Design systolic_top, start of the top module:
module systolic_top (
    input  logic         i_clk,
    input  logic         i_nrst,
    input  logic         i_reg_clear,
    input  logic         i_pe_en,
    input  logic         i_psum_out_en,
    input  logic [1:0]   i_mode,
    input  logic [63:0]  i_ifmap,    
    input  logic [7:0]   i_weight,
    output logic [127:0] o_ofmap     
);
For scale: ~310 flip-flops, ~210 I/O pins.
export LEC_CHECK = 0
export CAP_MARGIN = 10
export CELL_PAD_IN_SITES_DETAIL_PLACEMENT = 0
export CELL_PAD_IN_SITES_GLOBAL_PLACEMENT = 0
export CORE_MARGIN = 2
export CORE_UTILIZATION = 72
export CTS_CLUSTER_DIAMETER = 379
export CTS_CLUSTER_SIZE = 17
export GPL_TIMING_DRIVEN = 1
export MAX_ROUTING_LAYER = met4
export PLACE_DENSITY = 0.35
export SETUP_SLACK_MARGIN = 1.73
export SLEW_MARGIN = 20
create_clock -name core_clock -period 5.95 [get_ports {i_clk}]
run.sh (not shown) runs the stock make flow with config.mk's settings and CLKGATE_MAP_FILE=.
The starting point aborted during clock tree synthesis.
Rerun with:
Settings changed: CAP_MARGIN 10 to 20, CELL_PAD_IN_SITES_DETAIL_PLACEMENT 0 to unset, CELL_PAD_IN_SITES_GLOBAL_PLACEMENT 0 to unset, CORE_UTILIZATION 72 to 40, CTS_CLUSTER_DIAMETER 379 to unset, CTS_CLUSTER_SIZE 17 to unset, GPL_TIMING_DRIVEN 1 to unset, MAX_ROUTING_LAYER met4 to unset, PLACE_DENSITY 0.35 to unset, SETUP_SLACK_MARGIN 1.73 to unset.
Clock period 5.95 ns to 10.0 ns, I/O delays scaled along.
Now the flow finished clean.
Synthesized cell count does not change.
Die area increases by about 80%.
Synthesized area stays the same.
Rerun with:
Settings changed: ABC_AREA set to 0, CAP_MARGIN 20 to 35, CELL_PAD_IN_SITES_DETAIL_PLACEMENT set to 0, CORE_UTILIZATION 40 to 21, CTS_CLUSTER_DIAMETER set to 77, CTS_CLUSTER_SIZE set to 48, GPL_ROUTABILITY_DRIVEN set to 0, MAX_ROUTING_LAYER set to met4, MIN_ROUTING_LAYER set to met1, PLACE_DENSITY_LB_ADDON set to 0.18, TNS_END_PERCENT set to 65.
=>
- The changed run produced a clean layout
- core utilization drops by 19 points
- final cell count came out higher by 24%
- wire length climbs by 19%
- power increases by 6.6%
- area after synthesis is unchanged
- synthesized cell count is unchanged
- design area went up by 9.4%
- worst setup slack gains 0.093 ns
- sequential power barely changes
- critical path depth rose by 2
- first-iteration DRC count decreases by 10%
Rerun with:
Settings changed: ABC_AREA 0 to unset, CAP_MARGIN 35 to 20, CELL_PAD_IN_SITES_DETAIL_PLACEMENT 0 to unset, CORE_UTILIZATION 21 to 40, CTS_CLUSTER_DIAMETER 77 to unset, CTS_CLUSTER_SIZE 48 to unset, GPL_ROUTABILITY_DRIVEN 0 to unset, MAX_ROUTING_LAYER met4 to unset, MIN_ROUTING_LAYER met1 to unset, PLACE_DENSITY_LB_ADDON 0.18 to unset, TNS_END_PERCENT 65 to unset.
Clock period 10.0 ns to 9.65 ns, I/O delays scaled along.
After rerunning:
- The new run passed the timing, DRC and antenna checks
- synthesized area is unchanged
- core utilization increases by 21 points
- power grows by 3.3%
- combinational power decreases by about 1%
Rerun with:
Settings changed: CORE_UTILIZATION 40 to 23.
Outcome:
- The new run produced a clean layout
- clock skew rises by 0.016 ns
- worst setup slack gets worse by 0.12 ns
- cell count rose by about a fifth
- total power rose by a few percent
- synthesized cell count stays the same
- design area goes up by a little under a tenth
- global-route usage falls by 9.5 points
Rerun with:
Settings changed: CORE_UTILIZATION 23 to 72, CTS_CLUSTER_DIAMETER set to 371, CTS_CLUSTER_SIZE set to 99, PLACE_DENSITY set to 0.38.
Clock period 9.65 ns to 5.51 ns, I/O delays scaled along.
Result:
- The new run never finished: it broke off in clock tree synthesis
- synthesized cell count stays the same
- synthesized area is unchanged
- die area falls by 68%

---

Setup of run A:
systolic_top again, from the RTL that the note above started with.
// systolic_top
module systolic_top (
    input  logic         i_clk,
    input  logic         i_nrst,
    input  logic         i_reg_clear,
    input  logic         i_pe_en,
    input  logic         i_psum_out_en,
    input  logic [1:0]   i_mode,
    input  logic [63:0]  i_ifmap,    
    input  logic [7:0]   i_weight,
    output logic [127:0] o_ofmap     
);
    systolic_array #(
        .DATA_WIDTH(8),
        .WIDTH(1),
        .HEIGHT(8)
    ) systolic_array_inst (
        .i_clk(i_clk),
        .i_nrst(i_nrst),
        .i_mode(i_mode),
        .i_reg_clear(i_reg_clear),
        .i_pe_en(i_pe_en),
        .i_psum_out_en(i_psum_out_en),
        .i_ifmap(i_ifmap),
        .i_weight(i_weight),
        .o_ofmap(o_ofmap)
    );
endmodule
export LEC_CHECK = 0
export ABC_AREA = 1
export CAP_MARGIN = 35
export CELL_PAD_IN_SITES_DETAIL_PLACEMENT = 0
export CORE_MARGIN = 3
export CORE_UTILIZATION = 21
export CTS_CLUSTER_DIAMETER = 77
export CTS_CLUSTER_SIZE = 48
export GPL_ROUTABILITY_DRIVEN = 1
export MAX_ROUTING_LAYER = met4
export MIN_ROUTING_LAYER = met1
export PLACE_DENSITY_LB_ADDON = 0.21
export SLEW_MARGIN = 20
export TNS_END_PERCENT = 65
create_clock -name core_clock -period 10.0 [get_ports {i_clk}]
## Diff of input files: run B against run A
- CORE_MARGIN changed from 3 to 2
- GPL_ROUTABILITY_DRIVEN removed (was 1)
- TNS_END_PERCENT removed (was 65)
- CORE_UTILIZATION changed from 21 to 61
- CELL_PAD_IN_SITES_DETAIL_PLACEMENT removed (was 0)
- MAX_ROUTING_LAYER removed (was met4)
- PLACE_DENSITY_LB_ADDON removed (was 0.21)
- CTS_CLUSTER_DIAMETER removed (was 77)
- ABC_AREA removed (was 1)
- CTS_CLUSTER_SIZE removed (was 48)
- CAP_MARGIN changed from 35 to 20
- MIN_ROUTING_LAYER removed (was met1)
- the clock period (ns, I/O delays scaled along) changed from 10.0 to 7.79
Looking at clock slew at the register clock pins of the worst setup and hold paths, run B sits below run A.
Run B ended with more net switching power than run A.
Higher worst hold slack after final layout was reported by run B, not run A.
Note that the total chip power recorded for run B amounts to 1.4 times the value seen in run A.
Run B finished all stages; however, its layout fails the closing checks, the failures being negative setup slack.
Comparing the two runs side by side, run B comes out behind run A on static leakage.
Looking at worst-case headroom to the max-slew limit across run B and run A, the one that comes out higher is run A.
Relative to run B, the following input files were edited for run C:
- CTS_CLUSTER_SIZE: unset -> 34
- CORE_UTILIZATION: 61 -> 66
- the clock period (ns, I/O delays scaled along): 7.79 -> 7.69
==> results <==
Run B ran in full, but the layout does not pass; the checks complain about negative setup slack.
Run C did not make it past 5_1_grt, where a tool error ended it.
Run C vs. run B: placeable core region shrank by about 8%; share of async-settable or async-resettable flops after synthesis held steady; initial cell density of the core grew by 5.4 points; die boundary height shrank by 12 um.
Run C against run B: synthesized-area fraction occupied by ao, oa, aoi and oai cells barely changed; number of placement rows now smaller; number of buffers inserted to repair setup after CTS shows an increase of 14.
From run C to run B, chip area from the yosys synthesis statistics did not move at all.
Run C -> run B: total nets after synthesis delta 0, exact match
When run C is measured against run B, its die width turns out 3.8% lower.
Edits applied to the flow inputs when going from run C to run D:
- CORE_UTILIZATION: 66 -> 72
- TNS_END_PERCENT: unset -> 10
- CTS_CLUSTER_SIZE: 34 -> unset
- CTS_CLUSTER_DIAMETER: unset -> 66
- the clock period (ns, I/O delays scaled along): 7.69 -> 7.83
Results
Status(run D) = ERROR, stage = 5_1_grt. On row count, the lower figure sits with run D, not run C. Reported for run C and run D, synthesized cell count turned out identical to the last digit. NOTE die size run C->run D decreased by a little under 10%. Pre-CTS setup slack came out lower on run D than on run C. Reported for run C and run D, number of I/O pins turned out identical to the last digit. In run D relative to run C, number of cells upsized or downsized after cts had gone down by more than 10%. Between run C and run D, placer congestion estimate is lower for run C, run D comes in above that. The number of setup buffers added after CTS number comes out lower for run D vs run C. Run D: HPWL after detailed placement 7.5% above run C. Floorplan core area went down by a little under 10% going from run C to run D. As far as number of synthesized register bits goes, run D and run C are indistinguishable; the numbers are identical.

---

systolic_top again, from the RTL that the note above started with.
clock: 5.95 ns
lec_check: 0
abc_area: 1
cap_margin: 10
cell_pad_in_sites_detail_placement: 0
cell_pad_in_sites_global_placement: 0
core_margin: 2
core_utilization: 72
cts_cluster_size: 72
gpl_timing_driven: 1
hold_slack_margin: 0.27
max_routing_layer: met4
place_density_lb_addon: 0.01
setup_slack_margin: 1.73
slew_margin: 20
The starting point did not get past 4_1_cts.
Then changed:
Settings changed: ABC_AREA 1 to default, CAP_MARGIN 10 to 20, CORE_UTILIZATION 72 to 61, CTS_CLUSTER_SIZE 72 to 35, HOLD_SLACK_MARGIN 0.27 to default, PLACE_DENSITY_LB_ADDON 0.01 to default, SETUP_SLACK_MARGIN 1.73 to default.
Clock period 5.95 ns to 5.36 ns, I/O delays scaled along.
After rerunning:
- The changed run failed in 5_1_grt
- area after synthesis shrinks by 5.4%
- synthesized cell count shrinks by 21%
- die area grows by 12%
Then changed:
Settings changed: CELL_PAD_IN_SITES_DETAIL_PLACEMENT 0 to default, CELL_PAD_IN_SITES_GLOBAL_PLACEMENT 0 to default, CORE_UTILIZATION 61 to 57, CTS_CLUSTER_SIZE 35 to default, GPL_TIMING_DRIVEN 1 to default, MAX_ROUTING_LAYER met4 to default.
Clock period 5.36 ns to 5.44 ns, I/O delays scaled along.
This time the run finished but fails on negative setup slack.
Synthesized cell count stays the same.
Die size rises by 6.9%.
Area after synthesis does not change.
Then changed:
Settings changed: CORE_UTILIZATION 57 to 65.
Clock period 5.44 ns to 7.83 ns, I/O delays scaled along.
Outcome:
- With this change the flow reached the layout checks and failed them: max-capacitance violations, max-slew violations, negative setup slack
- sequential cell count stays the same
- critical path depth goes up by 6
- clock-buffer cell count came out lower by 9
- final cell count fell by 2.3%
- global-route usage went up by 7.8 points
Then changed:
Settings changed: CORE_UTILIZATION 65 to 40, SLEW_MARGIN 20 to 0, TNS_END_PERCENT from default to 95.
Clock period 7.83 ns to 10.0 ns, I/O delays scaled along.
This time the run finished with timing, DRC and antenna clean.
Routed wire length falls by 32%.
Worst setup slack improved by 1900 ps.
Clock power falls by 23%.
Flip-flop count stays the same.
Power falls by 43%.
Combinational power falls by 51%.
Worst hold slack got worse by 3.5 ps.
Non-clock buffer count falls by 1407.
Synthesized cell count stays the same.
Sequential power falls by 23%.
Clock skew falls by 50 ps.
Then changed:
Settings changed: ABC_AREA from default to 1, CAP_MARGIN 20 to 35, CELL_PAD_IN_SITES_DETAIL_PLACEMENT from default to 0, CORE_UTILIZATION 40 to 21, CTS_CLUSTER_DIAMETER from default to 77, CTS_CLUSTER_SIZE from default to 48, MAX_ROUTING_LAYER from default to met4, MIN_ROUTING_LAYER from default to met2, PLACE_DENSITY_LB_ADDON from default to 0.18, SLEW_MARGIN 0 to 20, TNS_END_PERCENT 95 to 65.
Cell area goes up by 19%.
Power increases by 27%.
Worst setup slack improves by 100 ps.
Synthesized area came out higher by 5.7%.
Flip-flop count stays the same.
Worst hold slack got worse by 13 ps.
Count of clock-buffer cells in the layout came out lower by 1.
Via count increases by 76%.

---

Setup of build 87:
systolic_top again, from the RTL that the note above started with.
clock: 5.51 ns
lec_check: 0
cap_margin: 0
core_margin: 2
core_utilization: 72
cts_cluster_diameter: 400
cts_cluster_size: 10
place_density_lb_addon: 0.19
setup_slack_margin: 0.56
slew_margin: 20
Build 87 did not finish; the tool stopped in clock tree synthesis with error DPL-0038.
--- input diff build 87..build 44 ---
-- flow/config.mk --
<<< build 87, line 8
export CAP_MARGIN = 0
>>> build 44, line 8
export CAP_MARGIN = 20
<<< build 87, line 11
export CTS_CLUSTER_DIAMETER = 400
export CTS_CLUSTER_SIZE = 10
export PLACE_DENSITY_LB_ADDON = 0.19
export SETUP_SLACK_MARGIN = 0.56
>>> build 44, line 11
export CTS_CLUSTER_DIAMETER = 80
export PLACE_DENSITY = 0.36
==> flow/constraint.sdc <==
create_clock -name core_clock -period 7.83 [get_ports {i_clk}]
set_input_delay 1.5660 -clock core_clock [delete_from_list [all_inputs] [get_ports {i_clk}]]
set_output_delay 1.5660 -clock core_clock [all_outputs]
set_load 0.01 [all_outputs]
### Flow results
FAIL build 44 @ global routing: tool exited with error. Compare build 87 and build 44 | instance area at placement higher: build 87. Delta (build 44 minus build 87): synthesized cell count did not really move, xor and xnor fraction of the mapped netlist area did not really move, placed cell count went down, arithmetic-cell share of the synthesized area counting full adders, half adders and majority gates did not really move. Area after synthesis came out exactly the same in build 87 and build 44. Build 87 -> build 44: core area delta 0, exact match. From build 44 to build 87, horizontal die dimension did not move at all. Final weighted congestion in routability-driven placement: build 44 vs build 87 up 0.35%. Compared to build 87, build 44 has setup slack after placement 1700 ps higher. Build 87 -> build 44: number of nets in the synthesized netlist delta 0, exact match.
For build 59, these inputs were changed with respect to build 44:
-- flow/config.mk --
<<< build 44, line 11
export CTS_CLUSTER_DIAMETER = 80
export PLACE_DENSITY = 0.36
>>> build 59, line 11
export CTS_CLUSTER_DIAMETER = 371
export CTS_CLUSTER_SIZE = 10
export PLACE_DENSITY_LB_ADDON = 0.19
export SETUP_SLACK_MARGIN = 0.56
==> flow/constraint.sdc <==
create_clock -name core_clock -period 5.51 [get_ports {i_clk}]
set_input_delay 1.1020 -clock core_clock [delete_from_list [all_inputs] [get_ports {i_clk}]]
set_output_delay 1.1020 -clock core_clock [all_outputs]
set_load 0.01 [all_outputs]
--- outcome ---
- None of the runs build 59 and build 44 ends with a clean layout.
- As the logs show, build 59 stopped at clock tree synthesis after a tool error, so it never reached the end of the flow.
- Comparing build 59 with build 44, the area after synthesis came out essentially unchanged.
- Summary of build 59 over build 44: multiplexer area fraction after synthesis now sits at about the same level, number of flops mapped to enable cells by yosys neither gained nor lost much.
The following lists how build 85 was set up differently from build 59:
-- flow/config.mk --
<<< build 59, line 11
export CTS_CLUSTER_DIAMETER = 371
export CTS_CLUSTER_SIZE = 10
export PLACE_DENSITY_LB_ADDON = 0.19
export SETUP_SLACK_MARGIN = 0.56
>>> build 85, line 11
export CTS_CLUSTER_SIZE = 37
export PLACE_DENSITY = 0.8
<<< build 59, line 16
>>> build 85, line 14
export TNS_END_PERCENT = 5
==> flow/constraint.sdc <==
create_clock -name core_clock -period 7.83 [get_ports {i_clk}]
set_input_delay 1.5660 -clock core_clock [delete_from_list [all_inputs] [get_ports {i_clk}]]
set_output_delay 1.5660 -clock core_clock [all_outputs]
set_load 0.01 [all_outputs]
==> comparison <==
Reported for build 59 and build 85, average size of a mapped cell turned out identical to the last digit.
Count of input and output buffers came out exactly the same in build 59 and build 85.
From build 59 to build 85, total of flip-flops plus latches after synthesis did not move at all.
Build 59 -> build 85: area figure in the yosys stat output delta 0, exact match
Build 85 never completed; the flow aborted with a tool error in global routing.
Comparing build 59 against build 85, there is no change at all in die size.
As far as synthesized area goes, build 85 and build 59 are indistinguishable; the numbers are identical.
Estimated wirelength of the detail-placed design of build 85 falls short of that of build 59 by more than 10%.

---

job 714:
systolic_top again, from the RTL that the note above started with.
clock: 5.95 ns
lec_check: 0
cap_margin: 20
cell_pad_in_sites_detail_placement: 0
cell_pad_in_sites_global_placement: 1
core_margin: 2
core_utilization: 57
gpl_timing_driven: 1
max_routing_layer: met4
slew_margin: 20
To summarise job 714: no stage aborted, but the layout did not pass its checks, failing on negative setup slack.
Relative to job 714, the following input files were edited for job 341:
- CELL_PAD_IN_SITES_DETAIL_PLACEMENT no longer set, was 0
- CTS_CLUSTER_SIZE now 40, previously not set
- CELL_PAD_IN_SITES_GLOBAL_PLACEMENT no longer set, was 1
- CORE_UTILIZATION now 66, was 57
- GPL_TIMING_DRIVEN no longer set, was 1
- the clock period (ns, I/O delays scaled along) now 7.79, was 5.95
--- outcome ---
Run status, job 341: aborted in 5_1_grt, error GRT-0232. As of job 341, placed standard-cell area had fallen by a few percent compared to job 714. Taking job 714 as the reference, in job 341 number of gates resized after cts has decreased; total number of placement rows went down 9; total half-perimeter wirelength after legalization and detailed placement has decreased. Die size (higher): job 714. Taking job 714 as the reference, in job 341 final RePlAce weighted congestion moved up, area of the core moved down, overall die width moved down, number of CTS-inserted buffers moved down.
### job 341 -> job 4815
- a change of CORE_UTILIZATION from 66 to 57
- a deleted MAX_ROUTING_LAYER that had been met4
- a change of CTS_CLUSTER_SIZE from 40 to 99
- a change of the clock period (ns, I/O delays scaled along) from 7.79 to 5.51
### Flow results
- Job 4815 -> stages 100% | layout checks FAIL | negative setup slack
- Compared job 341 against job 4815; area after synthesis within noise.
- The horizontal die dimension number comes out higher for job 4815 vs job 341.
- Summary of job 4815 over job 341: post-synthesis instance total about even, total setup buffers inserted after CTS rose 49.
Input changes introduced in job 9595 (baseline for comparison: job 4815):
- ABC_AREA newly set to 1
- SETUP_SLACK_MARGIN newly set to 1.05
- TNS_END_PERCENT newly set to 5
- CORE_UTILIZATION changed from 57 to 72
- PLACE_DENSITY newly set to 0.38
- CTS_CLUSTER_DIAMETER newly set to 371
==> comparison <==
Job 9595 never completed, since it errored out during 4_1_cts. | core region area | higher: job 4815 |. Changes observed in job 9595 relative to job 4815: synthesized netlist net count rose 1921, netlist area before placement rose 5.7%. Number of cells produced by synthesis, job 9595 vs job 4815: up by more than a quarter. Job 9595 — post-synthesis area per instance about 17% lower, job 4815 as reference. Looking only at width of the die, and setting everything else aside, the lower value of job 4815 and job 9595 goes to job 9595. Chip area: job 4815 and job 9595 compared, lower one is job 9595.
Power is estimated from default activity; no workload was simulated.
